==> flow/design.v <==
module pipelined_cordic(
    input Clk, Rst,
    input signed[15:0] x_in, y_in, theta_in,
    output reg signed[15:0] sine_theta,
    output reg signed[15:0] cosine_theta
);
reg signed [15:0] x[0:15], y[0:15], theta[0:15], x_out[0:15], y_out[0:15], theta_out[0:15];
wire signed [15:0] atan_out [0:15];
reg [3:0] stage;  
assign atan_out[0] = 16'b0011001001000100;
assign atan_out[1] = 16'b0001110110101100;
assign atan_out[2] = 16'b0000111110101101;
assign atan_out[3] = 16'b0000011111110101;
assign atan_out[4] = 16'b0000001111111110;
assign atan_out[5] = 16'b0000001000000000;
assign atan_out[6] = 16'b0000000100000000;
assign atan_out[7] = 16'b0000000010000000;
assign atan_out[8] = 16'b0000000001000000;
assign atan_out[9] = 16'b0000000000100000;
assign atan_out[10] = 16'b0000000000010000;
assign atan_out[11] = 16'b0000000000001000;
assign atan_out[12] = 16'b0000000000000100;
assign atan_out[13] = 16'b0000000000000010;
assign atan_out[14] = 16'b0000000000000001;
assign atan_out[15] = 16'b0000000000000000;
genvar i;
generate
    for (i = 0; i < 16; i = i + 1) begin : stages
        always @(posedge Clk or posedge Rst) begin
            if (Rst)
                begin
                    x[i] <= 0;
                    y[i] <= 0;
                    theta[i] <= 0;
                end
            else 
                begin
                    if (i == 0) begin
                        x[i] <= x_in;
                        y[i] <= y_in;
                        theta[i] <= theta_in;
                    end else begin
                        x[i] <= x_out[i-1];
                        y[i] <= y_out[i-1];
                        theta[i] <= theta_out[i-1];
                    end
                end
        end
        always @(*) begin
            if (theta[i][15] == 1) begin
                x_out[i] = x[i] + (y[i] >>> (i));
                y_out[i] = y[i] - (x[i] >>> (i));
                theta_out[i] = theta[i] + atan_out[i];
            end else begin
                x_out[i] = x[i] - (y[i] >>> (i));
                y_out[i] = y[i] + (x[i] >>> (i));
                theta_out[i] = theta[i] - atan_out[i];
            end
        end
    end
endgenerate
always @(posedge Clk or posedge Rst) begin
    if (Rst) begin
        sine_theta <= 0;
        cosine_theta <= 0;
    end else begin
        sine_theta <= y_out[15];  
        cosine_theta <= x_out[15];  
    end
end
endmodule
==> flow/run.sh <==
#!/bin/bash
# the make line also repeats each setting of config.mk as NAME=value (left out here)
make -C /OpenROAD-flow-scripts/flow DESIGN_CONFIG=/design/flow/config.mk WORK_HOME=/design/flow/orfs CLKGATE_MAP_FILE= finish
==> flow/config.mk <==
export PLATFORM = sky130hd
export DESIGN_NAME = pipelined_cordic
export DESIGN_NICKNAME = pipelined_cordic
export VERILOG_FILES = /design/flow/design.v
export SDC_FILE = /design/flow/constraint.sdc
export NUM_CORES = 4
export LEC_CHECK = 0
export CAP_MARGIN = 20
export CORE_MARGIN = 2
export CORE_UTILIZATION = 40
export PLACE_DENSITY = 0.6
export SLEW_MARGIN = 20
==> flow/constraint.sdc <==
create_clock -name core_clock -period 4.5 [get_ports {Clk}]
set_input_delay 0.9000 -clock core_clock [delete_from_list [all_inputs] [get_ports {Clk}]]
set_output_delay 0.9000 -clock core_clock [all_outputs]
set_load 0.01 [all_outputs]
==> reports/metrics.cfg, run 1 <==
[synth]
fp_nets = 6259
yosysSeqAreaShare = 0.369
ys_sh_adder = 0.192
ys_types = 82
ys_area_mm2 = 0.0532
syn-cell-area_mm2 = 0.0532
synthSimpleGateAreaFrac = 0.102
syn_avg_cell_area_um2 = 9.81
yosys.area.top_type = dfrtp_1
synth.cells.most_frequent = 784 x dfrtp_1, 740 x ha_1, 565 x a21oi_1, 522 x xnor2_1, 409 x nor2_1
mux_area_frac = 0.0125
synth_top_cell_by_count = dfrtp_1
edf_count = 0
ys_sh_xor = 0.123
synth_top_area_share = 0.369
ys_cells = 5422
area_leaders = dfrtp_1 37%, ha_1 17%, xnor2_1 8.6%, a21oi_1 5.3%, xor2_1 3.6%
netlist_instances = 5422
synthArstFlopShare = 1.00
ys.warnings.count = 7
synth_flops = 784
top_logic_kind = adder cells
flop_cell = dfrtp_1
ys_sh_aoi = 0.172

[detailed_routing]
vias = 38326
finalWirelength_mm = 115
final_antenna_net_count = 0
first_pass_iters = 5
avgRoutedWirePerCell_um = 15.5
drcViolationCount = 0
viasPerCell = 5.17
drt_iter0_drc = 1936
diodes = 0

[hold_path]
min-delay-start = theta[5][4]
min_to = theta[6][4]
hold_path_depth = 0
hp-class = reg -> reg

[placement]
port-buffer-count = 81
dp.cells = 7238
gp_congestion = 0.864
dpl.hpwl_mm = 90.8

[timing]
fin_skew_ps = 56.8
max_clock_freq_mhz = 258
min_period_over_period = 0.860
rsz0062_at_grt = false
setup_viol = 0
hold_viol = 0
maxSlewViolCount = 0
period_minus_slack_ps = 3870
slew_headroom = 0.384
tightest_slew_ps = 916

[grt]
grt_pass1_wl_mm = 192
antenna_found_initial = 0
grt_start_max_net_pins = 122
grt_remaining_overflow = 0
grt_pass1_vias = 38349
grt_use_total = 0.171

[clock_network]
cts_sinks = 784
clk_path_buf_depth = 3
path_clk_slew_ps = 60
clk_latency_ps = 710
cts_made_buffers = 94
cts_resized = 0
cts_tree = built
cts-root-buf = clkbuf_16
h-tree-depth = 3
cts_setup_buffers = 0
hold_buffers = 0

[floorplan]
io_pins = 82
core_mm2 = 0.132
die_w_um = 369
die-area_mm2 = 0.136
rows = 133
fp.dieH_um = 369
fp-utilization = 0.404

[critical_path]
start_kind = flop
cp.depth = 10
cp_max_fo = 21
r2r_start = theta[13][15]
worstPathRequired_ps = 5100
cp_cell_sequence = inv_2, a21boi_0, ha_1, a21oi_1, inv_1, o41ai_2, o31ai_1, o21a_1, or4_1, and3_1
r2r_end = y[14][15]
endpoint = y[14][15]
reg2regPathDepth = 10
path_class = reg -> reg
end_kind = flop
crit_arrival_ps = 4470
worstSetupStartpoint = theta[13][15]
cp_top_family = AND-OR/OR-AND gates
cp_slowest_stage_delay_ps = 800
worst_path_max_delay_cell = a21boi_0
path_buffers = 2
reg2reg_slack_ps = 630

[layout]
combGateArea_mm2 = 0.0320
area_growth_pct = 12.2
final_cells = 7413
fill_cells = 12463
seq_area_mm2 = 0.0196
final_nets = 6416

[run]
log.warning_count = 92
max_cap_viol_count = 0

[outcome]
status = finished clean

## stage by stage
step | hold slack (ps) | cell area, um2 | utilization | setup WS (ps) | setup TNS [ps]
6_report | 327 | 59700 | 0.453 | 631 | 0
5_1_grt | 341 | 59700 | 0.453 | 399 | 0
4_1_cts | 333 | 59700 | 0.453 | 670 | 0
3_5_place_dp | 335 | 56300 | 0.427 | 673 | 0
3_3_place_gp | 332 | 56300 | 0.427 | 774 | 0
2_1_floorplan | 331 | 53200 | - | -7160 | -5611030
## final cells by class
type / count / area share
clock buffer: 121 / 0.0436
multi-input combinational: 4227 / 0.537
timing repair buffer: 120 / 0.0198
tap: 1755 / 0.0368
inverter: 352 / 0.0222
clock inverter: 54 / 0.0123
sequential: 784 / 0.329
## layer usage
metal	GRT usage	part of all wire	vias to the layer above
met5	0	0	-
met4	0.0516	0.025	0
met3	0.0228	0.032	165
met2	0.294	0.48	503
met1	0.222	0.46	18220
li1	-	-	19438
==> run 2, diff against run 1 <==
Settings changed: CORE_UTILIZATION 40 to 66, PLACE_DENSITY 0.6 to default.
Clock period 4.5 ns to 3.33 ns, I/O delays scaled along.
==> reports/metrics.cfg, run 2 <==
[critical_path]
reg2regPathDepth = 13
crit_arrival_ps = 3830
endpoint = y[7][13]
cp_top_family = simple AND/OR/NAND/NOR gates
start_kind = flop
end_kind = flop
r2r_start = x[6][10]
worstPathRequired_ps = 3900
worstSetupStartpoint = x[6][10]
cp_max_fo = 5
cp_cell_sequence = nor3_4, nand2b_1, nor3_2, a21oi_2, xnor2_1, ha_1, and2_4, a221o_1, a21o_1, or3_1, a41o_1, a21oi_2, xnor2_1
reg2reg_slack_ps = 80
path_class = reg -> reg
worst_path_max_delay_cell = dfrtp_2
cp_slowest_stage_delay_ps = 440
r2r_end = y[7][13]
path_buffers = 0
cp.depth = 13

[clock_network]
clk_latency_ps = 650
cts_made_buffers = 88
h-tree-depth = 3
cts-root-buf = clkbuf_16
clk_path_buf_depth = 3
cts_tree = built
path_clk_slew_ps = 60
cts_sinks = 784
hold_buffers = 0

[timing]
setup_slack_ps = 75.6
setup_viol = 0
fin_setup_tns_ps = 0
period_minus_slack_ps = 3250
slew_headroom = 0.419
tightest_slew_ps = 870
fin_hold_ws_ps = 334
max_clock_freq_mhz = 307
hold_viol = 0
maxSlewViolCount = 0
fin_skew_ps = 38.4
rsz0062_at_grt = true
min_period_over_period = 0.977

[synth]
ys_area_mm2 = 0.0532
synthSimpleGateAreaFrac = 0.102
yosys.area.top_type = dfrtp_1
netlist_instances = 5422
flop_cell = dfrtp_1
ys.warnings.count = 7
synth_flops = 784
fp_nets = 6259
syn_avg_cell_area_um2 = 9.81
edf_count = 0
top_logic_kind = adder cells
ys_sh_adder = 0.192
syn-cell-area_mm2 = 0.0532
synthArstFlopShare = 1.00
area_leaders = dfrtp_1 37%, ha_1 17%, xnor2_1 8.6%, a21oi_1 5.3%, xor2_1 3.6%
synth_top_area_share = 0.369
synth_top_cell_by_count = dfrtp_1
mux_area_frac = 0.0125
yosysSeqAreaShare = 0.369
ys_sh_aoi = 0.172
ys_sh_xor = 0.123
synth.cells.most_frequent = 784 x dfrtp_1, 740 x ha_1, 565 x a21oi_1, 522 x xnor2_1, 409 x nor2_1
ys_types = 82
ys_cells = 5422

[outcome]
status = finished clean

[floorplan]
fp.dieH_um = 288
die-area_mm2 = 0.0829
core_mm2 = 0.0802
die_w_um = 288
fp-utilization = 0.664
rows = 104
io_pins = 82

[grt]
grt_remaining_overflow = 0
antenna_found_initial = 0
grt_start_max_net_pins = 126
grt_use_total = 0.284
grt_pass1_wl_mm = 193
grt_pass1_vias = 39362

[detailed_routing]
final_antenna_net_count = 0
viasPerCell = 5.83
first_pass_iters = 6
vias = 39727
diodes = 0
finalWirelength_mm = 117
avgRoutedWirePerCell_um = 17.1
drt_iter0_drc = 2329
drcViolationCount = 0

[layout]
final_util = 0.746
combGateArea_mm2 = 0.0325
final_area_mm2 = 0.0598
seq_area_mm2 = 0.0196
area_growth_pct = 12.5
fill_cells = 5816
final_nets = 6526
final_cells = 6818

[placement]
gp_congestion = 0.915
port-buffer-count = 81
dpl.hpwl_mm = 90.3
place_worst_setup_slack_ps = -56.9
place_area_mm2 = 0.0563
dp.cells = 6641

[run]
max_cap_viol_count = 0
log.warning_count = 95

[hold_path]
min-delay-start = theta[6][5]
hp-class = reg -> reg
min_to = theta[7][5]
hold_path_depth = 0

run 2: cell type report:
type / count / share of cell area
Multi-Input combinational cell: 4227 / 0.543
Sequential cell: 784 / 0.328
Clock inverter: 30 / 0.00581
Timing Repair Buffer: 236 / 0.0355
Clock buffer: 129 / 0.0436
Inverter: 352 / 0.0223
Tap cell: 1060 / 0.0222
run 2: what timing repair did:
| action | 4_1_cts | 5_1_grt |
|---|---|---|
| hold endpoints to repair | 0 | 0 |
| pin swaps | 0 | 23 |
| resized | 4 | 106 |
| setup endpoints to repair | 4 | 54 |
| buffers inserted | 0 | 18 |
run 2: per-layer routing:
| metal | GRT usage | wire length (um) | share of wire | up-vias |
|---|---|---|---|---|
| li1 | - | - | - | 19664 |
| met1 | 0.374 | 52000 | 0.45 | 19208 |
| met2 | 0.496 | 57600 | 0.49 | 681 |
| met3 | 0.0329 | 4380 | 0.038 | 174 |
| met4 | 0.0736 | 2540 | 0.022 | 0 |
| met5 | 0 | 0 | 0 | - |
==> run 3, diff against run 2 <==
Settings changed: CAP_MARGIN 20 to 30, CORE_ASPECT_RATIO from default to 1.61, CORE_UTILIZATION 66 to 20, CTS_CLUSTER_SIZE from default to 76, GPL_ROUTABILITY_DRIVEN from default to 0, GPL_TIMING_DRIVEN from default to 1, HOLD_SLACK_MARGIN from default to 0.18, MIN_ROUTING_LAYER from default to met2, PLACE_DENSITY from default to 0.67, SLEW_MARGIN 20 to 30, TNS_END_PERCENT from default to 15.
Clock period 3.33 ns to 5.45 ns, I/O delays scaled along.
==> reports/metrics.cfg, run 3 <==
[outcome]
status = failed layout checks
violations = DRC

[critical_path]
endpoint = x[3][15]
r2r_start = y[2][2]
path_buffers = 1
path_class = reg -> reg
worstPathRequired_ps = 6040
cp_cell_sequence = inv_1, ha_1, nand2b_1, nor3_1, a21oi_1, xor2_1, ha_1, a21oi_1, nor2b_1, a221o_1, or3_1, a41oi_1, o31ai_1, a21oi_1, xnor2_1
r2r_end = x[3][15]
reg2reg_slack_ps = 1620
cp_max_fo = 6
cp_slowest_stage_delay_ps = 610
cp_top_family = AND-OR/OR-AND gates
worstSetupStartpoint = y[2][2]
crit_arrival_ps = 4420
start_kind = flop
cp_common_cell = a21oi_1
cp.depth = 15
reg2regPathDepth = 15
end_kind = flop
worst_path_max_delay_cell = nor3_1

[timing]
max_clock_freq_mhz = 261
fin_skew_ps = 22.7
min_period_over_period = 0.703
period_minus_slack_ps = 3830
hold_viol = 0
maxSlewViolCount = 0
tightest_slew_ps = 933
rsz0062_at_grt = false
setup_slack_ps = 1620
setup_viol = 0
slew_headroom = 0.369

[grt]
antenna_found_initial = 1
grt_remaining_overflow = 0
grt_pass1_vias = 55123
grt_start_max_net_pins = 90
grt_pass1_wl_mm = 181
grt_use_total = 0.120

[synth]
ys_cells = 5422
ys_sh_aoi = 0.172
flop_cell = dfrtp_1
area_leaders = dfrtp_1 37%, ha_1 17%, xnor2_1 8.6%, a21oi_1 5.3%, xor2_1 3.6%
yosys.area.top_type = dfrtp_1
ys_types = 82
syn_avg_cell_area_um2 = 9.81
fp_nets = 6259
synth_top_area_share = 0.369
synth_top_cell_by_count = dfrtp_1
top_logic_kind = adder cells
netlist_instances = 5422
synth_flops = 784
synthArstFlopShare = 1.00
ys_area_mm2 = 0.0532
synth.cells.most_frequent = 784 x dfrtp_1, 740 x ha_1, 565 x a21oi_1, 522 x xnor2_1, 409 x nor2_1
syn-cell-area_mm2 = 0.0532
ys.warnings.count = 7
ys_sh_xor = 0.123
edf_count = 0
yosysSeqAreaShare = 0.369
synthSimpleGateAreaFrac = 0.102
mux_area_frac = 0.0125
ys_sh_adder = 0.192

[floorplan]
rows = 240
die_w_um = 410
io_pins = 82
fp-utilization = 0.201
core_mm2 = 0.265
die-area_mm2 = 0.270
fp.dieH_um = 658

[clock_network]
hold_buffers = 0
cts_resized = 0
cts_sinks = 784
h-tree-depth = 3
cts_made_buffers = 84
cts-root-buf = clkbuf_16
cts_setup_buffers = 0
clk_latency_ps = 690
cts_tree = built
path_clk_slew_ps = 60
clk_path_buf_depth = 3

[placement]
place_worst_setup_slack_ps = 1780
port-buffer-count = 81
dpl.hpwl_mm = 85.1
dp.cells = 8990

[layout]
area_growth_pct = 15.7
final_nets = 6404
final_cells = 9146
fill_cells = 28447

[detailed_routing]
final_antenna_net_count = 0
viasPerCell = 5.91
top_layer_used = met5
wl_met1_um = 0
avgRoutedWirePerCell_um = 12.1
vias = 54076
dr_wl_met3_mm = 32.8
wl_met2_mm = 64.9
drt_iter0_drc = 9495
drcViolationCount = 2
finalWirelength_mm = 111
first_pass_iters = 49

[run]
max_cap_viol_count = 0
log.warning_count = 88

[hold_path]
min-delay-start = theta[7][6]
hp-class = reg -> reg
min_to = theta[8][6]
hold_path_depth = 0

## run 3: metrics by stage
| step | utilization | setup TNS (ps) | hold slack, ps | area, um2 |
|---|---|---|---|---|
| finish | 0.232 | 0 | 343 | 61500 |
| global route | 0.232 | 0 | 355 | 61500 |
| CTS | 0.232 | 0 | 349 | 61500 |
| detailed placement | 0.221 | 0 | 335 | 58500 |
| global placement | 0.221 | 0 | 331 | 58500 |
| floorplan | - | -5015190 | 331 | 53200 |
## run 3: final cells by class
cell class	count	area, um2	share of cell area
well taps	3509	4390	0.0714
repair buffers	118	1190	0.0194
clock buffers	124	2530	0.0411
inverters	352	1330	0.0215
multi-input cells	4227	32000	0.520
clock inverters	31	457	0.00742
flip-flops and latches	784	19600	0.319
diodes	1	2.50	0.0000407
## run 3: per-layer routing
layer  track usage  vias to the layer above
li1              -                    19237
met5       0.00162                        -
met2         0.172                    12986
met1             -                    20336
met3         0.122                     1513
met4        0.0312                        4
==> run 4, diff against run 3 <==
Settings changed: CAP_MARGIN 30 to 20, CORE_ASPECT_RATIO 1.61 to default, CORE_UTILIZATION 20 to 72, CTS_CLUSTER_SIZE 76 to default, GPL_ROUTABILITY_DRIVEN 0 to default, GPL_TIMING_DRIVEN 1 to default, HOLD_SLACK_MARGIN 0.18 to default, MIN_ROUTING_LAYER met2 to default, SETUP_SLACK_MARGIN from default to 0.67, SLEW_MARGIN 30 to 20, TNS_END_PERCENT 15 to 5.
Clock period 5.45 ns to 2.52 ns, I/O delays scaled along.
==> reports/metrics.cfg, run 4 <==
[outcome]
status = aborted with a tool error
lastStage = global routing (5_1_grt)
error = [ERROR GRT-0116] Global routing finished with congestion. Check the congestion regions in the DRC Viewer.

[placement]
dp.cells = 7712
place_worst_setup_slack_ps = -795
place_area_mm2 = 0.0650
dpl.hpwl_mm = 112
gp_congestion = 0.942
port-buffer-count = 81

[synth]
ys_cells = 5422
ys_sh_aoi = 0.172
yosysSeqAreaShare = 0.369
synth_top_area_share = 0.369
ys_sh_xor = 0.123
ys_sh_adder = 0.192
edf_count = 0
area_leaders = dfrtp_1 37%, ha_1 17%, xnor2_1 8.6%, a21oi_1 5.3%, xor2_1 3.6%
synth.cells.most_frequent = 784 x dfrtp_1, 740 x ha_1, 565 x a21oi_1, 522 x xnor2_1, 409 x nor2_1
fp_nets = 6259
yosys.area.top_type = dfrtp_1
netlist_instances = 5422
synthArstFlopShare = 1.00
mux_area_frac = 0.0125
ys_types = 82
synth_top_cell_by_count = dfrtp_1
ys_area_mm2 = 0.0532
ys.warnings.count = 7
flop_cell = dfrtp_1
syn_avg_cell_area_um2 = 9.81
syn-cell-area_mm2 = 0.0532
top_logic_kind = adder cells
synthSimpleGateAreaFrac = 0.102
synth_flops = 784

[clock_network]
cts-root-buf = clkbuf_16
h-tree-depth = 3
cts_made_buffers = 83
clk_path_buf_depth = 3
cts_sinks = 784

[floorplan]
io_pins = 82
fp-utilization = 0.728
die-area_mm2 = 0.0761
core_mm2 = 0.0731
die_w_um = 276
rows = 99
fp.dieH_um = 276

[grt]
grt_use_total = 0.815
grt_remaining_overflow = 223

==> run 4: per-stage QoR <==
| stage | setup TNS, ps | utilization |
|---|---|---|
| 3_3_place_gp | -56760 | 0.889 |
| 2_1_floorplan | -6911870 | - |
| 3_5_place_dp | -86120 | 0.889 |
| 4_1_cts | -67120 | 0.970 |
==> run 4: repair_timing <==
item,CTS
hold buffers,0
setup endpoints to repair,592
setup buffers,94
gates resized,552
pin swaps,264
==> run 4: routing by layer <==
| metal | overflow | GRT usage |
|---|---|---|
| met1 | 2 | 0.780 |
| met3 | 18 | 0.727 |
| met4 | 95 | 0.815 |
| met2 | 106 | 0.953 |
| met5 | 2 | 0.528 |
==> run 5, diff against run 4 <==
Settings changed: ABC_AREA from default to 1, CELL_PAD_IN_SITES_DETAIL_PLACEMENT from default to 0, CELL_PAD_IN_SITES_GLOBAL_PLACEMENT from default to 0, CTS_CLUSTER_SIZE from default to 72, HOLD_SLACK_MARGIN from default to 0.29, MAX_ROUTING_LAYER from default to met5, PLACE_DENSITY 0.67 to default, PLACE_DENSITY_LB_ADDON from default to 0.24, SETUP_SLACK_MARGIN 0.67 to -0.16, SLEW_MARGIN 20 to 40, TNS_END_PERCENT 5 to default.
Clock period 2.52 ns to 2.39 ns, I/O delays scaled along.
==> reports/metrics.cfg, run 5 <==
[placement]
dpl.hpwl_mm = 124
gp_congestion = 0.994
place_area_mm2 = 0.0677
place_worst_setup_slack_ps = -408
port-buffer-count = 81

[synth]
fp_nets = 8250
ys_area_mm2 = 0.0585
ys_sh_adder = 0.174
synth.cells.most_frequent = 1618 x nand2_1, 963 x inv_1, 784 x dfrtp_1, 740 x ha_1, 601 x nor2_1
synth_top_cell_by_count = nand2_1
yosys.area.top_type = dfrtp_1
mux_area_frac = 0.000342
ys_cells = 7413
syn-cell-area_mm2 = 0.0585
synthArstFlopShare = 1.00
ys_sh_xor = 0.0967
syn_avg_cell_area_um2 = 7.89
top_logic_kind = simple AND/OR/NAND/NOR gates
edf_count = 0
synthSimpleGateAreaFrac = 0.211
netlist_instances = 7413
area_leaders = dfrtp_1 34%, ha_1 16%, nand2_1 10%, xor2_1 7.6%, inv_1 6.2%
ys.warnings.count = 7
yosysSeqAreaShare = 0.335
synth_flops = 784
flop_cell = dfrtp_1
synth_top_area_share = 0.335
ys_types = 54
ys_sh_aoi = 0.117

[floorplan]
rows = 104
fp.dieH_um = 289
fp-utilization = 0.726
die_w_um = 289
io_pins = 82
die-area_mm2 = 0.0835
core_mm2 = 0.0805

[outcome]
status = aborted with a tool error
error = [ERROR GRT-0232] Routing congestion too high. Check the congestion heatmap in the GUI.
lastStage = global routing (5_1_grt)

[grt]
grt_use_total = 0.716
grt_remaining_overflow = 204

[clock_network]
clk_path_buf_depth = 3
cts_made_buffers = 83
cts-root-buf = clkbuf_16
h-tree-depth = 3
cts_sinks = 784

==> run 5: stage by stage <==
stage          hold slack (ps)  std cells
4_1_cts                    293       9644
2_1_floorplan              331       7413
3_5_place_dp               335       9433
3_3_place_gp               331       9433
==> run 5: routing by layer <==
| metal | GRT overflow | GRT usage |
|---|---|---|
| met1 | 2 | 0.703 |
| met2 | 97 | 0.929 |
| met3 | 14 | 0.510 |
| met4 | 91 | 0.744 |
| met5 | 0 | 0.192 |
==> run 5: timing repair <==
item | CTS
buffers inserted | 14
gates resized | 162
endpoints found under the setup margin | 114
gates cloned | 0
pin swaps | 46
hold endpoints to repair | 56
hold buffers | 45
==> run 6, diff against run 5 <==
Settings changed: ABC_AREA 1 to default, CELL_PAD_IN_SITES_DETAIL_PLACEMENT 0 to default, CELL_PAD_IN_SITES_GLOBAL_PLACEMENT 0 to default, CORE_UTILIZATION 72 to 40, CTS_CLUSTER_SIZE 72 to default, HOLD_SLACK_MARGIN 0.29 to default, MAX_ROUTING_LAYER met5 to default, PLACE_DENSITY from default to 0.6, PLACE_DENSITY_LB_ADDON 0.24 to default, SETUP_SLACK_MARGIN -0.16 to 0.7, SLEW_MARGIN 40 to 20.
Clock period 2.39 ns to 3.96 ns, I/O delays scaled along.
==> reports/metrics.cfg, run 6 <==
[hold_path]
min-delay-start = theta[7][1]
hold_path_depth = 0
hp-class = reg -> reg
min_to = theta[8][1]

[critical_path]
start_kind = flop
cp_top_family = simple AND/OR/NAND/NOR gates
r2r_end = x[3][15]
worstSetupStartpoint = y[2][5]
cp_cell_sequence = or3_4, nor3b_4, a21oi_1, xor2_1, ha_2, nor2b_1, a221o_1, or3_1, a41oi_2, o31ai_1, a21oi_1, xnor2_1
cp_slowest_stage_delay_ps = 450
path_buffers = 0
cp_max_fo = 5
end_kind = flop
path_class = reg -> reg
r2r_start = y[2][5]
cp.depth = 12
cp_common_cell = a21oi_1
crit_arrival_ps = 3860
worstPathRequired_ps = 4530
endpoint = x[3][15]
worst_path_max_delay_cell = or3_4
reg2regPathDepth = 12
reg2reg_slack_ps = 670

[synth]
ys.warnings.count = 7
syn_avg_cell_area_um2 = 9.81
ys_cells = 5422
flop_cell = dfrtp_1
synth_top_area_share = 0.369
synth_flops = 784
area_leaders = dfrtp_1 37%, ha_1 17%, xnor2_1 8.6%, a21oi_1 5.3%, xor2_1 3.6%
ys_area_mm2 = 0.0532
yosys.area.top_type = dfrtp_1
synth.cells.most_frequent = 784 x dfrtp_1, 740 x ha_1, 565 x a21oi_1, 522 x xnor2_1, 409 x nor2_1
synthSimpleGateAreaFrac = 0.102
top_logic_kind = adder cells
ys_types = 82
syn-cell-area_mm2 = 0.0532
netlist_instances = 5422
yosysSeqAreaShare = 0.369
synth_top_cell_by_count = dfrtp_1
synthArstFlopShare = 1.00
ys_sh_aoi = 0.172
ys_sh_xor = 0.123
fp_nets = 6259
mux_area_frac = 0.0125
edf_count = 0
ys_sh_adder = 0.192

[detailed_routing]
vias = 39032
drcViolationCount = 0
avgRoutedWirePerCell_um = 15.8
final_antenna_net_count = 0
drt_iter0_drc = 1977
finalWirelength_mm = 118
viasPerCell = 5.22
first_pass_iters = 5

[floorplan]
die_w_um = 369
die-area_mm2 = 0.136
io_pins = 82
core_mm2 = 0.132
rows = 133
fp.dieH_um = 369
fp-utilization = 0.404

[run]
log.warning_count = 90
max_cap_viol_count = 0

[clock_network]
h-tree-depth = 3
cts-root-buf = clkbuf_16
cts_made_buffers = 91
cts_tree = built
clk_path_buf_depth = 3
path_clk_slew_ps = 60
clk_latency_ps = 700
cts_sinks = 784

[grt]
grt_remaining_overflow = 0
grt_pass1_wl_mm = 195
grt_use_total = 0.173
grt_pass1_vias = 38777
antenna_found_initial = 0
grt_start_max_net_pins = 91

[timing]
fin_hold_ws_ps = 322
rsz0062_at_grt = true
fin_skew_ps = 37.2
maxSlewViolCount = 0
max_clock_freq_mhz = 304
tightest_slew_ps = 783
min_period_over_period = 0.832
hold_viol = 0
setup_viol = 0
slew_headroom = 0.478
period_minus_slack_ps = 3290

[outcome]
status = finished clean

[layout]
combGateArea_mm2 = 0.0330
area_growth_pct = 15.0
final_area_mm2 = 0.0612
final_nets = 6487
seq_area_mm2 = 0.0197
final_util = 0.464
fill_cells = 12357
final_cells = 7479

[placement]
place_area_mm2 = 0.0564
gp_congestion = 0.870
dpl.hpwl_mm = 91.4
port-buffer-count = 81
dp.cells = 7252

run 6: area by class of cell:
cell class | count | area share
Inverter | 352 | 0.0220
Timing Repair Buffer | 194 | 0.0283
Sequential cell | 784 | 0.322
Multi-Input combinational cell | 4227 | 0.540
Tap cell | 1755 | 0.0359
Clock buffer | 131 | 0.0438
Clock inverter | 35 | 0.00826
Antenna cell | 1 | 0.0000409
run 6: per-layer routing:
layer	global-route usage	vias up	share of wire
li1	-	19585	-
met1	0.228	18755	0.46
met2	0.300	538	0.49
met3	0.0203	154	0.032
met4	0.0467	0	0.020
met5	0	-	0
run 6: through the flow:
step                       TNS, ps  setup WS [ps]
after floorplan           -5949720          -7590
after global placement           0            463
after detailed placement         0            390
after CTS                        0            532
after global routing             0            542
final                            0            667
run 6: repair_timing:
item                       4_1_cts  5_1_grt
gates resized                   54      204
setup buffers                    8       52
setup endpoints to repair       37       93
pin swaps                        5       67
hold buffers                     0        0
==> run 7, diff against run 6 <==
Settings changed: CELL_PAD_IN_SITES_DETAIL_PLACEMENT from default to 0, CELL_PAD_IN_SITES_GLOBAL_PLACEMENT from default to 0, CORE_UTILIZATION 40 to 60, MAX_ROUTING_LAYER from default to met5, PLACE_DENSITY 0.6 to default, PLACE_DENSITY_LB_ADDON from default to 0.04, SETUP_SLACK_MARGIN 0.7 to default, SLEW_MARGIN 20 to 0.
Clock period 3.96 ns to 4.0 ns, I/O delays scaled along.
==> reports/metrics.cfg, run 7 <==
[timing]
rsz0062_at_grt = false
setup_slack_ps = 416
fin_setup_tns_ps = 0
hold_viol = 0
min_period_over_period = 0.896
setup_viol = 0
period_minus_slack_ps = 3580
max_clock_freq_mhz = 279
fin_skew_ps = 26.2
tightest_slew_ps = 776
maxSlewViolCount = 0
slew_headroom = 0.476

[critical_path]
cp_max_fo = 5
end_kind = flop
path_buffers = 0
reg2reg_slack_ps = 420
reg2regPathDepth = 12
worst_path_max_delay_cell = nor3b_1
start_kind = flop
r2r_start = y[2][2]
worstSetupStartpoint = y[2][2]
cp_cell_sequence = nor3_1, nor3b_1, a21oi_1, xor2_1, ha_1, nor2b_1, a221o_1, or3_1, a41oi_1, o31ai_1, a21oi_1, xnor2_1
cp_top_family = simple AND/OR/NAND/NOR gates
cp_slowest_stage_delay_ps = 520
crit_arrival_ps = 4170
cp_common_cell = a21oi_1
worstPathRequired_ps = 4590
cp.depth = 12
path_class = reg -> reg
r2r_end = x[3][15]
endpoint = x[3][15]

[floorplan]
die-area_mm2 = 0.0910
core_mm2 = 0.0881
fp-utilization = 0.604
die_w_um = 302
io_pins = 82
rows = 109
fp.dieH_um = 302

[detailed_routing]
avgRoutedWirePerCell_um = 16.6
final_antenna_net_count = 0
diodes = 0
drt_iter0_drc = 2161
vias = 38653
first_pass_iters = 5
drcViolationCount = 0
viasPerCell = 5.67
finalWirelength_mm = 113

[synth]
syn-cell-area_mm2 = 0.0532
top_logic_kind = adder cells
ys_area_mm2 = 0.0532
ys_cells = 5422
yosysSeqAreaShare = 0.369
ys_sh_adder = 0.192
edf_count = 0
synthSimpleGateAreaFrac = 0.102
synth_top_cell_by_count = dfrtp_1
fp_nets = 6259
ys_sh_aoi = 0.172
mux_area_frac = 0.0125
synthArstFlopShare = 1.00
ys.warnings.count = 7
yosys.area.top_type = dfrtp_1
syn_avg_cell_area_um2 = 9.81
ys_types = 82
synth_top_area_share = 0.369
netlist_instances = 5422
area_leaders = dfrtp_1 37%, ha_1 17%, xnor2_1 8.6%, a21oi_1 5.3%, xor2_1 3.6%
synth_flops = 784
ys_sh_xor = 0.123
flop_cell = dfrtp_1
synth.cells.most_frequent = 784 x dfrtp_1, 740 x ha_1, 565 x a21oi_1, 522 x xnor2_1, 409 x nor2_1

[clock_network]
path_clk_slew_ps = 60
cts_resized = 0
cts_made_buffers = 86
cts_setup_buffers = 0
clk_path_buf_depth = 3
hold_buffers = 0
cts-root-buf = clkbuf_16
cts_sinks = 784
clk_latency_ps = 670
cts_tree = built
h-tree-depth = 3

[grt]
antenna_found_initial = 1
grt_pass1_vias = 38327
grt_remaining_overflow = 0
grt_use_total = 0.253
grt_pass1_wl_mm = 190
grt_start_max_net_pins = 152

[placement]
dpl.hpwl_mm = 87.5
gp_congestion = 0.901
place_area_mm2 = 0.0557
port-buffer-count = 81
dp.cells = 6655
place_worst_setup_slack_ps = 509

[outcome]
status = finished clean

[run]
log.warning_count = 92
max_cap_viol_count = 0

[hold_path]
hold_path_depth = 0
min-delay-start = theta[5][4]
hp-class = reg -> reg
min_to = theta[6][4]

[layout]
final_nets = 6415
final_area_mm2 = 0.0586
area_growth_pct = 10.1
final_cells = 6812

run 7: stage by stage:
step / hold slack, ps / utilization
finish: 328 / 0.665
floorplan: 331 / -
global route: 337 / 0.665
CTS: 333 / 0.665
detailed placement: 335 / 0.632
global placement: 331 / 0.632
run 7: cell type report:
| class | instances | area (um2) |
|---|---|---|
| Clock buffer | 118 | 2410 |
| Clock inverter | 39 | 483 |
| Fill cell | 7165 | 29600 |
| Inverter | 352 | 1330 |
| Multi-Input combinational cell | 4227 | 32000 |
| Sequential cell | 784 | 19600 |
| Tap cell | 1165 | 1460 |
| Timing Repair Buffer | 127 | 1230 |
run 7: layer usage:
layer | up-vias | GRT usage | wire (um)
met5 | - | 0 | 13
met4 | 2 | 0.0631 | 2200
met3 | 154 | 0.0280 | 3380
met2 | 525 | 0.433 | 54500
met1 | 18530 | 0.344 | 52800
li1 | 19442 | - | -
==> run 8, diff against run 7 <==
Settings changed: CAP_MARGIN 20 to 35, CELL_PAD_IN_SITES_DETAIL_PLACEMENT 0 to default, CELL_PAD_IN_SITES_GLOBAL_PLACEMENT 0 to default, CORE_UTILIZATION 60 to 72, CTS_CLUSTER_SIZE from default to 25, MAX_ROUTING_LAYER met5 to default, PLACE_DENSITY_LB_ADDON 0.04 to default, SETUP_SLACK_MARGIN from default to 0.09, SLEW_MARGIN 0 to 20.
Clock period 4.0 ns to 2.43 ns, I/O delays scaled along.
==> reports/metrics.cfg, run 8 <==
[outcome]
status = aborted with a tool error
lastStage = clock tree synthesis (4_1_cts)
error = [ERROR DPL-0038] Utilization greater than 100%, impossible to legalize

[synth]
syn-cell-area_mm2 = 0.0532
synth_top_area_share = 0.369
ys_area_mm2 = 0.0532
synth.cells.most_frequent = 784 x dfrtp_1, 740 x ha_1, 565 x a21oi_1, 522 x xnor2_1, 409 x nor2_1
fp_nets = 6259
area_leaders = dfrtp_1 37%, ha_1 17%, xnor2_1 8.6%, a21oi_1 5.3%, xor2_1 3.6%
ys_sh_aoi = 0.172
synthSimpleGateAreaFrac = 0.102
top_logic_kind = adder cells
yosysSeqAreaShare = 0.369
netlist_instances = 5422
syn_avg_cell_area_um2 = 9.81
ys.warnings.count = 7
synthArstFlopShare = 1.00
edf_count = 0
ys_types = 82
ys_sh_xor = 0.123
mux_area_frac = 0.0125
synth_flops = 784
ys_cells = 5422
ys_sh_adder = 0.192
synth_top_cell_by_count = dfrtp_1
yosys.area.top_type = dfrtp_1
flop_cell = dfrtp_1

[floorplan]
io_pins = 82
rows = 99
fp-utilization = 0.728
die-area_mm2 = 0.0761
fp.dieH_um = 276
die_w_um = 276
core_mm2 = 0.0731

[placement]
gp_congestion = 0.935
dpl.hpwl_mm = 118
port-buffer-count = 81
dp.cells = 7804

## run 8: metrics by stage
stage | setup slack (ps) | cell area [um2] | hold WS [ps] | utilization
floorplan | -8810 | 53700 | 331 | -
detailed placement | -804 | 66100 | 335 | 0.905
global placement | -626 | 66100 | 332 | 0.905
==> run 9, diff against run 8 <==
Settings changed: CAP_MARGIN 35 to 20, CORE_UTILIZATION 72 to 23, CTS_CLUSTER_SIZE 25 to default, PLACE_DENSITY from default to 0.6, SETUP_SLACK_MARGIN 0.09 to default.
Clock period 2.43 ns to 5.2 ns, I/O delays scaled along.
==> reports/metrics.cfg, run 9 <==
[clock_network]
hold_buffers = 0
cts-root-buf = clkbuf_16
cts_made_buffers = 91
cts_setup_buffers = 0
cts_sinks = 784
path_clk_slew_ps = 60
clk_latency_ps = 710
cts_resized = 0
clk_path_buf_depth = 3
cts_tree = built
h-tree-depth = 3

[outcome]
status = finished clean

[floorplan]
rows = 176
core_mm2 = 0.230
fp-utilization = 0.231
io_pins = 82
die-area_mm2 = 0.235
die_w_um = 485
fp.dieH_um = 485

[synth]
ys_types = 82
ys_sh_adder = 0.192
ys_sh_xor = 0.123
ys_cells = 5422
synthSimpleGateAreaFrac = 0.102
yosysSeqAreaShare = 0.369
ys_sh_aoi = 0.172
flop_cell = dfrtp_1
edf_count = 0
top_logic_kind = adder cells
synth_flops = 784
ys_area_mm2 = 0.0532
syn-cell-area_mm2 = 0.0532
synth_top_cell_by_count = dfrtp_1
mux_area_frac = 0.0125
syn_avg_cell_area_um2 = 9.81
synth_top_area_share = 0.369
area_leaders = dfrtp_1 37%, ha_1 17%, xnor2_1 8.6%, a21oi_1 5.3%, xor2_1 3.6%
yosys.area.top_type = dfrtp_1
netlist_instances = 5422
synth.cells.most_frequent = 784 x dfrtp_1, 740 x ha_1, 565 x a21oi_1, 522 x xnor2_1, 409 x nor2_1
ys.warnings.count = 7
fp_nets = 6259
synthArstFlopShare = 1.00

[layout]
final_cells = 8662
final_area_mm2 = 0.0609
area_growth_pct = 14.6
final_util = 0.265
final_nets = 6400

[timing]
maxSlewViolCount = 0
hold_viol = 0
tightest_slew_ps = 863
slew_headroom = 0.420
setup_viol = 0
rsz0062_at_grt = false
fin_skew_ps = 45.8
setup_slack_ps = 1560
min_period_over_period = 0.700
period_minus_slack_ps = 3640
max_clock_freq_mhz = 275

[detailed_routing]
avgRoutedWirePerCell_um = 13.4
finalWirelength_mm = 116
vias = 38540
drcViolationCount = 0
viasPerCell = 4.45
final_antenna_net_count = 0
first_pass_iters = 6
drt_iter0_drc = 2076

[critical_path]
path_buffers = 1
end_kind = flop
crit_arrival_ps = 4250
reg2regPathDepth = 17
worstSetupStartpoint = x[3][3]
cp_top_family = simple AND/OR/NAND/NOR gates
reg2reg_slack_ps = 1560
path_class = reg -> reg
cp.depth = 17
cp_slowest_stage_delay_ps = 450
start_kind = flop
endpoint = y[4][15]
cp_max_fo = 6
worst_path_max_delay_cell = dfrtp_1
worstPathRequired_ps = 5810
cp_cell_sequence = inv_1, ha_1, nand2b_1, or4_1, or2_1, nor2_1, nor2_1, xnor2_1, ha_1, a21oi_1, nor2b_1, o21ai_0, nand2_1, a41o_1, o21ai_0, a21oi_1, xnor2_1
r2r_start = x[3][3]
r2r_end = y[4][15]

[placement]
dpl.hpwl_mm = 90.9
place_area_mm2 = 0.0578
port-buffer-count = 81
place_worst_setup_slack_ps = 1630
gp_congestion = 0.847
dp.cells = 8496

[hold_path]
hp-class = reg -> reg
hold_path_depth = 0
min-delay-start = theta[8][2]
min_to = theta[9][2]

[grt]
grt_pass1_wl_mm = 195
antenna_found_initial = 1
grt_pass1_vias = 39426
grt_remaining_overflow = 0
grt_start_max_net_pins = 128
grt_use_total = 0.0979

[run]
max_cap_viol_count = 0
log.warning_count = 94

[run 9: cell type report]
type	instances	area [um2]
Fill cell	24127	169000
Antenna cell	2	5.00
Timing Repair Buffer	107	1080
Multi-Input combinational cell	4227	32000
Clock inverter	32	458
Inverter	352	1330
Tap cell	3026	3790
Sequential cell	784	19600
Clock buffer	132	2640
[run 9: per-layer routing]
metal  part of all wire  vias to the layer above  GRT usage
met2               0.50                      628      0.178
met1               0.44                    18347      0.118
met4              0.028                        0     0.0300
met3              0.031                      197     0.0150
met5                  0                        -          0
li1                   -                    19368          -
[run 9: stage by stage]
| step | hold WS (ps) | TNS (ps) |
|---|---|---|
| 2_1_floorplan | 331 | -5171990 |
| 3_3_place_gp | 331 | 0 |
| 3_5_place_dp | 335 | 0 |
| 4_1_cts | 348 | 0 |
| 5_1_grt | 350 | 0 |
| 6_report | 345 | 0 |
==> run 10, diff against run 9 <==
Settings changed: CORE_UTILIZATION 23 to 72, CTS_CLUSTER_DIAMETER from default to 327, CTS_CLUSTER_SIZE from default to 96, PLACE_DENSITY 0.6 to 0.39, TNS_END_PERCENT from default to 5.
Clock period 5.2 ns to 2.4 ns, I/O delays scaled along.
==> reports/metrics.cfg, run 10 <==
[outcome]
status = aborted with a tool error
lastStage = global routing (5_1_grt)
error = [ERROR GRT-0232] Routing congestion too high. Check the congestion heatmap in the GUI.

[synth]
netlist_instances = 5422
yosysSeqAreaShare = 0.369
syn-cell-area_mm2 = 0.0532
ys_cells = 5422
mux_area_frac = 0.0125
synth_top_area_share = 0.369
ys_sh_adder = 0.192
flop_cell = dfrtp_1
fp_nets = 6259
yosys.area.top_type = dfrtp_1
synthArstFlopShare = 1.00
synth_flops = 784
ys_area_mm2 = 0.0532
area_leaders = dfrtp_1 37%, ha_1 17%, xnor2_1 8.6%, a21oi_1 5.3%, xor2_1 3.6%
ys.warnings.count = 7
syn_avg_cell_area_um2 = 9.81
ys_sh_xor = 0.123
synthSimpleGateAreaFrac = 0.102
synth.cells.most_frequent = 784 x dfrtp_1, 740 x ha_1, 565 x a21oi_1, 522 x xnor2_1, 409 x nor2_1
ys_sh_aoi = 0.172
ys_types = 82
edf_count = 0
synth_top_cell_by_count = dfrtp_1
top_logic_kind = adder cells

[clock_network]
cts_made_buffers = 12
cts_sinks = 784
h-tree-depth = 1
hold_buffers = 0
cts-root-buf = clkbuf_16
clk_path_buf_depth = 3

[floorplan]
die_w_um = 276
rows = 99
io_pins = 82
fp-utilization = 0.728
core_mm2 = 0.0731
fp.dieH_um = 276
die-area_mm2 = 0.0761

[placement]
dpl.hpwl_mm = 118
gp_congestion = 0.949
port-buffer-count = 81

[grt]
grt_remaining_overflow = 11113
grt_use_total = 1.12

## run 10: what timing repair did
action | 4_1_cts
setup endpoints to repair | 378
pin swaps | 243
resized | 555
buffers inserted | 43
## run 10: per-layer routing
| layer | GRT overflow | GRT usage |
|---|---|---|
| met2 | 8878 | 1.58 |
| met1 | 111 | 0.927 |
| met3 | 130 | 0.798 |
| met5 | 18 | 0.476 |
| met4 | 1976 | 1.26 |
## run 10: stage by stage
stage               instance area (um2)  setup TNS (ps)  setup WS (ps)  cells   util
floorplan                         53200        -7018610          -8840   5422      -
global placement                  66000          -89660           -777   7855  0.903
detailed placement                66000         -128830           -938   7855  0.903
CTS                               69000          -93160           -765   7912  0.945
==> run 11, diff against run 10 <==
Settings changed: ABC_AREA from default to 1, CORE_UTILIZATION 72 to 63, CTS_CLUSTER_DIAMETER 327 to default, CTS_CLUSTER_SIZE 96 to default, PLACE_DENSITY 0.39 to 0.6, TNS_END_PERCENT 5 to default.
Clock period 2.4 ns to 1.92 ns, I/O delays scaled along.
==> reports/metrics.cfg, run 11 <==
[floorplan]
core_mm2 = 0.0918
fp.dieH_um = 309
die_w_um = 309
io_pins = 82
die-area_mm2 = 0.0953
fp-utilization = 0.637
rows = 111

[clock_network]
cts_made_buffers = 88
h-tree-depth = 3
cts-root-buf = clkbuf_16
cts_sinks = 784
clk_path_buf_depth = 3

[synth]
flop_cell = dfrtp_1
ys_sh_xor = 0.0967
syn_avg_cell_area_um2 = 7.89
syn-cell-area_mm2 = 0.0585
ys.warnings.count = 7
netlist_instances = 7413
fp_nets = 8250
edf_count = 0
mux_area_frac = 0.000342
synth_top_cell_by_count = nand2_1
synth_top_area_share = 0.335
ys_sh_aoi = 0.117
ys_types = 54
synth.cells.most_frequent = 1618 x nand2_1, 963 x inv_1, 784 x dfrtp_1, 740 x ha_1, 601 x nor2_1
synthArstFlopShare = 1.00
ys_area_mm2 = 0.0585
top_logic_kind = simple AND/OR/NAND/NOR gates
synth_flops = 784
yosysSeqAreaShare = 0.335
synthSimpleGateAreaFrac = 0.211
ys_sh_adder = 0.174
yosys.area.top_type = dfrtp_1
ys_cells = 7413
area_leaders = dfrtp_1 34%, ha_1 16%, nand2_1 10%, xor2_1 7.6%, inv_1 6.2%

[outcome]
error = [ERROR GRT-0116] Global routing finished with congestion. Check the congestion regions in the DRC Viewer.
status = aborted with a tool error
lastStage = global routing (5_1_grt)

[placement]
port-buffer-count = 81
gp_congestion = 0.964
dpl.hpwl_mm = 136
place_worst_setup_slack_ps = -888
dp.cells = 10441

[grt]
grt_remaining_overflow = 930
grt_use_total = 0.841

-- run 11: timing repair --
item                        CTS
resized                    2116
cloned                        1
buffers inserted            326
hold buffers                  0
pin swaps                   995
setup endpoints to repair   553
-- run 11: metrics by stage --
step                      cell area, um2  hold slack (ps)   util
after detailed placement           75000              335  0.817
after floorplan                    59500              331      -
after global placement             75000              331  0.817
after CTS                          89400              116  0.974
-- run 11: layer usage --
layer,overflow,track usage
met2,560,0.991
met1,22,0.807
met5,6,0.446
met3,23,0.730
met4,319,0.873
==> run 12, diff against run 11 <==
Settings changed: ABC_AREA 1 to default, CORE_UTILIZATION 63 to 72, CTS_CLUSTER_SIZE from default to 42, SETUP_SLACK_MARGIN from default to -0.2.
Clock period 1.92 ns to 2.7 ns, I/O delays scaled along.
==> reports/metrics.cfg, run 12 <==
[outcome]
status = aborted with a tool error
lastStage = global routing (5_1_grt)
error = [ERROR DPL-0038] Utilization greater than 100%, impossible to legalize

[synth]
edf_count = 0
syn-cell-area_mm2 = 0.0532
ys_types = 82
synth.cells.most_frequent = 784 x dfrtp_1, 740 x ha_1, 565 x a21oi_1, 522 x xnor2_1, 409 x nor2_1
ys_cells = 5422
fp_nets = 6259
synthSimpleGateAreaFrac = 0.102
flop_cell = dfrtp_1
synth_top_cell_by_count = dfrtp_1
ys_sh_aoi = 0.172
ys_area_mm2 = 0.0532
area_leaders = dfrtp_1 37%, ha_1 17%, xnor2_1 8.6%, a21oi_1 5.3%, xor2_1 3.6%
synth_top_area_share = 0.369
yosys.area.top_type = dfrtp_1
syn_avg_cell_area_um2 = 9.81
synthArstFlopShare = 1.00
ys_sh_xor = 0.123
synth_flops = 784
ys_sh_adder = 0.192
netlist_instances = 5422
top_logic_kind = adder cells
ys.warnings.count = 7
mux_area_frac = 0.0125
yosysSeqAreaShare = 0.369

[placement]
dpl.hpwl_mm = 107
port-buffer-count = 81
place_area_mm2 = 0.0629
dp.cells = 7401
place_worst_setup_slack_ps = -726
gp_congestion = 0.958

[floorplan]
fp-utilization = 0.728
io_pins = 82
core_mm2 = 0.0731
fp.dieH_um = 276
die-area_mm2 = 0.0761
rows = 99
die_w_um = 276

[clock_network]
cts_made_buffers = 85
clk_path_buf_depth = 3
cts-root-buf = clkbuf_16
h-tree-depth = 3
cts_sinks = 784

## run 12: repair_timing
| action | in CTS |
|---|---|
| pin swaps | 184 |
| setup buffers | 115 |
| hold buffers | 0 |
| resized | 318 |
| endpoints found under the setup margin | 124 |
## run 12: per-stage QoR
step,TNS (ps),hold WS (ps)
4_1_cts,-29800,309
3_5_place_dp,-36440,335
3_3_place_gp,-19200,332
2_1_floorplan,-6750920,331
==> run 13, diff against run 12 <==
Settings changed: CAP_MARGIN 20 to 40, CTS_CLUSTER_SIZE 42 to default, PLACE_DENSITY 0.6 to 0.78, SETUP_SLACK_MARGIN -0.2 to default.
Clock period 2.7 ns to 3.07 ns, I/O delays scaled along.
==> reports/metrics.cfg, run 13 <==
[outcome]
status = failed layout checks
violations = setup timing

[synth]
fp_nets = 6259
netlist_instances = 5422
top_logic_kind = adder cells
ys_types = 82
mux_area_frac = 0.0125
synth_top_area_share = 0.369
synthSimpleGateAreaFrac = 0.102
ys_sh_xor = 0.123
synth_top_cell_by_count = dfrtp_1
ys.warnings.count = 7
edf_count = 0
ys_area_mm2 = 0.0532
yosysSeqAreaShare = 0.369
ys_cells = 5422
ys_sh_aoi = 0.172
syn-cell-area_mm2 = 0.0532
flop_cell = dfrtp_1
ys_sh_adder = 0.192
syn_avg_cell_area_um2 = 9.81
yosys.area.top_type = dfrtp_1
area_leaders = dfrtp_1 37%, ha_1 17%, xnor2_1 8.6%, a21oi_1 5.3%, xor2_1 3.6%
synth_flops = 784
synthArstFlopShare = 1.00
synth.cells.most_frequent = 784 x dfrtp_1, 740 x ha_1, 565 x a21oi_1, 522 x xnor2_1, 409 x nor2_1

[floorplan]
die_w_um = 276
fp.dieH_um = 276
core_mm2 = 0.0731
rows = 99
die-area_mm2 = 0.0761
io_pins = 82
fp-utilization = 0.728

[critical_path]
cp_top_family = simple AND/OR/NAND/NOR gates
r2r_start = x[3][3]
cp_cell_sequence = inv_1, ha_2, nand2b_1, or4_4, or2_4, nor2_1, nor2_1, xnor2_1, ha_1, a21oi_2, nor2b_2, o21ai_2, nand2_1, a41o_1, o41ai_2, xnor2_1
worstSetupStartpoint = x[3][3]
cp_slowest_stage_delay_ps = 470
crit_arrival_ps = 3780
cp_max_fo = 3
r2r_end = y[4][13]
reg2regPathDepth = 16
start_kind = flop
reg2reg_slack_ps = -140
path_buffers = 1
path_class = reg -> reg
worst_path_max_delay_cell = or4_4
worstPathRequired_ps = 3640
endpoint = y[4][13]
end_kind = flop
cp.depth = 16

[detailed_routing]
vias = 42357
avgRoutedWirePerCell_um = 18.5
final_antenna_net_count = 0
drt_iter0_drc = 2890
drcViolationCount = 0
first_pass_iters = 16
viasPerCell = 6.08
diodes = 0
finalWirelength_mm = 129

[clock_network]
h-tree-depth = 3
cts_made_buffers = 86
cts-root-buf = clkbuf_16
clk_path_buf_depth = 3
cts_sinks = 784
path_clk_slew_ps = 60
cts_tree = built
clk_latency_ps = 650
hold_buffers = 0

[timing]
hold_viol = 0
rsz0062_at_grt = true
maxSlewViolCount = 0
setup_slack_ps = -140
max_clock_freq_mhz = 312
tightest_slew_ps = 612
slew_headroom = 0.587
period_minus_slack_ps = 3210
fin_hold_ws_ps = 342
setup_viol = 9
fin_skew_ps = 17.7
min_period_over_period = 1.05

[placement]
port-buffer-count = 81
dpl.hpwl_mm = 93.9
gp_congestion = 0.947
place_area_mm2 = 0.0578

[layout]
area_growth_pct = 17.9
fill_cells = 4049
final_util = 0.858
final_area_mm2 = 0.0627
final_nets = 6781

[hold_path]
min_to = theta[6][1]
hold_path_depth = 0
min-delay-start = theta[5][1]
hp-class = reg -> reg

[grt]
grt_start_max_net_pins = 105
grt_use_total = 0.331
grt_pass1_wl_mm = 205
grt_remaining_overflow = 0
grt_pass1_vias = 42238
antenna_found_initial = 0

[run]
max_cap_viol_count = 0
log.warning_count = 93

[run 13: layout make-up]
class,instances,area [um2],area share
clock buffer,125,2520,0.0402
clock inverter,32,400,0.00639
multi-input combinational,4227,33500,0.534
inverter,352,1340,0.0213
sequential,784,19600,0.313
tap,959,1200,0.0191
timing repair buffer,493,4120,0.0657
[run 13: timing repair]
action                                  CTS  global route
resized                                  65           292
pin swaps                                25           141
endpoints found under the setup margin   46           122
buffers inserted                         10            54
[run 13: metrics by stage]
step	setup TNS, ps	setup slack [ps]	instances
after global routing	-4320	-289	6972
after global placement	-331	-155	6751
after CTS	-196	-58.2	6918
final	-589	-140	6972
after detailed placement	-1570	-155	6751
after floorplan	-6507930	-8300	5422
[run 13: per-layer routing]
layer	up-vias	GRT usage	wire length, um
met5	-	0	0
met4	0	0.106	4230
met2	1129	0.576	64500
met3	329	0.0450	6030
li1	20197	-	-
met1	20702	0.428	54200
==> run 14, diff against run 13 <==
Settings changed: CAP_MARGIN 40 to 20, CELL_PAD_IN_SITES_DETAIL_PLACEMENT from default to 0, CELL_PAD_IN_SITES_GLOBAL_PLACEMENT from default to 0, MAX_ROUTING_LAYER from default to met5, PLACE_DENSITY 0.78 to default, PLACE_DENSITY_LB_ADDON from default to 0.26, SLEW_MARGIN 20 to 35.
Clock period 3.07 ns to 3.02 ns, I/O delays scaled along.
==> reports/metrics.cfg, run 14 <==
[synth]
synth.cells.most_frequent = 784 x dfrtp_1, 740 x ha_1, 565 x a21oi_1, 522 x xnor2_1, 409 x nor2_1
yosysSeqAreaShare = 0.369
synth_top_area_share = 0.369
area_leaders = dfrtp_1 37%, ha_1 17%, xnor2_1 8.6%, a21oi_1 5.3%, xor2_1 3.6%
top_logic_kind = adder cells
ys_types = 82
ys_sh_xor = 0.123
netlist_instances = 5422
ys_sh_aoi = 0.172
ys_area_mm2 = 0.0532
syn_avg_cell_area_um2 = 9.81
fp_nets = 6259
flop_cell = dfrtp_1
ys.warnings.count = 7
edf_count = 0
synthArstFlopShare = 1.00
synth_top_cell_by_count = dfrtp_1
ys_sh_adder = 0.192
mux_area_frac = 0.0125
ys_cells = 5422
syn-cell-area_mm2 = 0.0532
synthSimpleGateAreaFrac = 0.102
yosys.area.top_type = dfrtp_1
synth_flops = 784

[hold_path]
min-delay-start = theta[10][0]
min_to = theta[11][0]
hp-class = reg -> reg
hold_path_depth = 0

[detailed_routing]
first_pass_iters = 19
final_antenna_net_count = 0
avgRoutedWirePerCell_um = 21.5
viasPerCell = 6.50
vias = 45797
diodes = 0
drcViolationCount = 0
finalWirelength_mm = 152
drt_iter0_drc = 4315

[grt]
grt_use_total = 0.347
grt_pass1_vias = 44671
grt_remaining_overflow = 0
grt_start_max_net_pins = 94
grt_pass1_wl_mm = 216
antenna_found_initial = 0

[critical_path]
reg2reg_slack_ps = -280
endpoint = x[12][12]
reg2regPathDepth = 13
worstSetupStartpoint = y[11][11]
path_class = reg -> reg
cp_slowest_stage_delay_ps = 440
r2r_end = x[12][12]
cp_max_fo = 3
worst_path_max_delay_cell = a2111o_1
path_buffers = 1
worstPathRequired_ps = 3540
crit_arrival_ps = 3820
r2r_start = y[11][11]
cp.depth = 13
cp_cell_sequence = inv_1, ha_1, nor2_2, xor2_2, ha_1, a21o_1, a21oi_2, o21bai_1, a2111o_1, and3_4, o21ai_0, nand2b_1, xor2_1
start_kind = flop
cp_top_family = AND-OR/OR-AND gates
cp_common_cell = ha_1
end_kind = flop

[floorplan]
die-area_mm2 = 0.0761
io_pins = 82
core_mm2 = 0.0731
die_w_um = 276
fp-utilization = 0.728
fp.dieH_um = 276
rows = 99

[layout]
final_nets = 6867
final_cells = 7050
final_area_mm2 = 0.0639
final_util = 0.874
area_growth_pct = 20.1

[clock_network]
cts_tree = built
clk_latency_ps = 640
path_clk_slew_ps = 60
clk_path_buf_depth = 3
cts_sinks = 784
cts-root-buf = clkbuf_16
hold_buffers = 0
h-tree-depth = 3
cts_made_buffers = 85

[outcome]
violations = setup timing
status = failed layout checks

[timing]
max_clock_freq_mhz = 303
fin_hold_ws_ps = 339
tightest_slew_ps = 595
min_period_over_period = 1.09
hold_viol = 0
rsz0062_at_grt = true
fin_setup_tns_ps = -5310
slew_headroom = 0.603
fin_skew_ps = 24.9
maxSlewViolCount = 0
setup_viol = 60
period_minus_slack_ps = 3300
setup_slack_ps = -277

[placement]
port-buffer-count = 81
dpl.hpwl_mm = 92.6
place_worst_setup_slack_ps = -195
dp.cells = 6782
place_area_mm2 = 0.0581
gp_congestion = 0.935

[run]
log.warning_count = 90
max_cap_viol_count = 0

run 14: routing by layer:
layer	share of wire	vias up	routed length, um	global-route usage
met3	0.061	929	9310	0.0458
met4	0.072	0	10900	0.166
li1	-	20323	-	-
met1	0.37	22121	55400	0.407
met5	0	-	0	0
met2	0.50	2424	76100	0.627
run 14: what timing repair did:
item,CTS,global route
gates resized,116,370
pin swaps,51,212
endpoints found under the setup margin,63,145
gates cloned,0,0
buffers inserted,32,89
run 14: layout make-up:
type                    instances  area (um2)
multi-input cells            4227       34100
clock buffers                 121        2480
clock inverters                27         350
flip-flops and latches        784       19600
well taps                     959        1200
fillers                      3271        9180
inverters                     352        1340
repair buffers                580        4800
==> run 15, diff against run 14 <==
Settings changed: CAP_MARGIN 20 to 0, CELL_PAD_IN_SITES_DETAIL_PLACEMENT 0 to default, CELL_PAD_IN_SITES_GLOBAL_PLACEMENT 0 to default, MAX_ROUTING_LAYER met5 to default, PLACE_DENSITY from default to 0.67, PLACE_DENSITY_LB_ADDON 0.26 to default, SETUP_SLACK_MARGIN from default to -0.17, SLEW_MARGIN 35 to 20, TNS_END_PERCENT from default to 5.
Clock period 3.02 ns to 2.87 ns, I/O delays scaled along.
==> reports/metrics.cfg, run 15 <==
[clock_network]
h-tree-depth = 3
cts_tree = built
hold_buffers = 0
cts_made_buffers = 83
cts-root-buf = clkbuf_16
clk_latency_ps = 650
clk_path_buf_depth = 3
cts_sinks = 784
path_clk_slew_ps = 60

[floorplan]
die_w_um = 276
die-area_mm2 = 0.0761
io_pins = 82
fp-utilization = 0.728
fp.dieH_um = 276
rows = 99
core_mm2 = 0.0731

[layout]
combGateArea_mm2 = 0.0330
fill_cells = 3808
final_area_mm2 = 0.0641
area_growth_pct = 20.5
final_cells = 7219
seq_area_mm2 = 0.0196
final_util = 0.877
final_nets = 7031

[critical_path]
endpoint = y[4][15]
path_class = reg -> reg
cp_cell_sequence = inv_2, ha_4, nand2b_4, or4_4, or2_4, nor2_2, nor2_1, xnor2_1, ha_1, buf_4, and3_1, nand3_1, nand2_1, a41o_1, o21ai_1, a21oi_1, xnor2_1
worst_path_max_delay_cell = or4_4
worstPathRequired_ps = 3420
cp_common_cell = xnor2_1
end_kind = flop
crit_arrival_ps = 3730
start_kind = flop
worstSetupStartpoint = x[3][3]
cp_top_family = simple AND/OR/NAND/NOR gates
path_buffers = 2
cp_max_fo = 5
r2r_start = x[3][3]
reg2reg_slack_ps = -310
cp.depth = 17
cp_slowest_stage_delay_ps = 420
reg2regPathDepth = 17
r2r_end = y[4][15]

[hold_path]
min-delay-start = theta[9][3]
hold_path_depth = 0
hp-class = reg -> reg
min_to = theta[10][3]

[timing]
rsz0062_at_grt = true
setup_slack_ps = -314
period_minus_slack_ps = 3180
tightest_slew_ps = 659
min_period_over_period = 1.11
slew_headroom = 0.557
setup_viol = 87
fin_setup_tns_ps = -7160
max_clock_freq_mhz = 314
maxSlewViolCount = 0
hold_viol = 0
fin_skew_ps = 35.0
fin_hold_ws_ps = 332

[grt]
grt_remaining_overflow = 0
grt_use_total = 0.346
grt_pass1_wl_mm = 214
grt_start_max_net_pins = 86
antenna_found_initial = 2
grt_pass1_vias = 44448

[detailed_routing]
first_pass_iters = 17
final_antenna_net_count = 0
finalWirelength_mm = 134
avgRoutedWirePerCell_um = 18.6
drcViolationCount = 0
viasPerCell = 6.02
drt_iter0_drc = 3141
vias = 43482

[run]
log.warning_count = 92
max_cap_viol_count = 0

[synth]
ys_cells = 5422
netlist_instances = 5422
yosys.area.top_type = dfrtp_1
fp_nets = 6259
synthArstFlopShare = 1.00
ys_sh_xor = 0.123
synthSimpleGateAreaFrac = 0.102
syn-cell-area_mm2 = 0.0532
synth_top_area_share = 0.369
ys_area_mm2 = 0.0532
area_leaders = dfrtp_1 37%, ha_1 17%, xnor2_1 8.6%, a21oi_1 5.3%, xor2_1 3.6%
syn_avg_cell_area_um2 = 9.81
ys_types = 82
yosysSeqAreaShare = 0.369
synth.cells.most_frequent = 784 x dfrtp_1, 740 x ha_1, 565 x a21oi_1, 522 x xnor2_1, 409 x nor2_1
ys_sh_adder = 0.192
mux_area_frac = 0.0125
synth_flops = 784
ys_sh_aoi = 0.172
edf_count = 0
ys.warnings.count = 7
synth_top_cell_by_count = dfrtp_1
flop_cell = dfrtp_1
top_logic_kind = adder cells

[outcome]
violations = setup timing
status = failed layout checks

[placement]
place_area_mm2 = 0.0601
gp_congestion = 0.942
port-buffer-count = 81
place_worst_setup_slack_ps = -500
dp.cells = 7059
dpl.hpwl_mm = 97.9

run 15: what timing repair did:
action	in CTS	in global routing
gates resized	41	192
endpoints found under the hold margin	0	0
setup endpoints to repair	37	128
buffers inserted	1	9
pin swaps	7	56
run 15: final cells by class:
class	instances	share of cell area
antenna	2	0.0000781
sequential	784	0.306
clock buffer	107	0.0365
inverter	352	0.0207
tap	959	0.0187
multi-input combinational	4227	0.515
timing repair buffer	746	0.0931
clock inverter	42	0.00943
run 15: routing by layer:
layer	vias up	GRT usage	wire length [um]
li1	20688	-	-
met1	21090	0.420	54800
met2	1270	0.614	67700
met3	434	0.0492	6020
met4	0	0.147	5960
met5	-	0	0
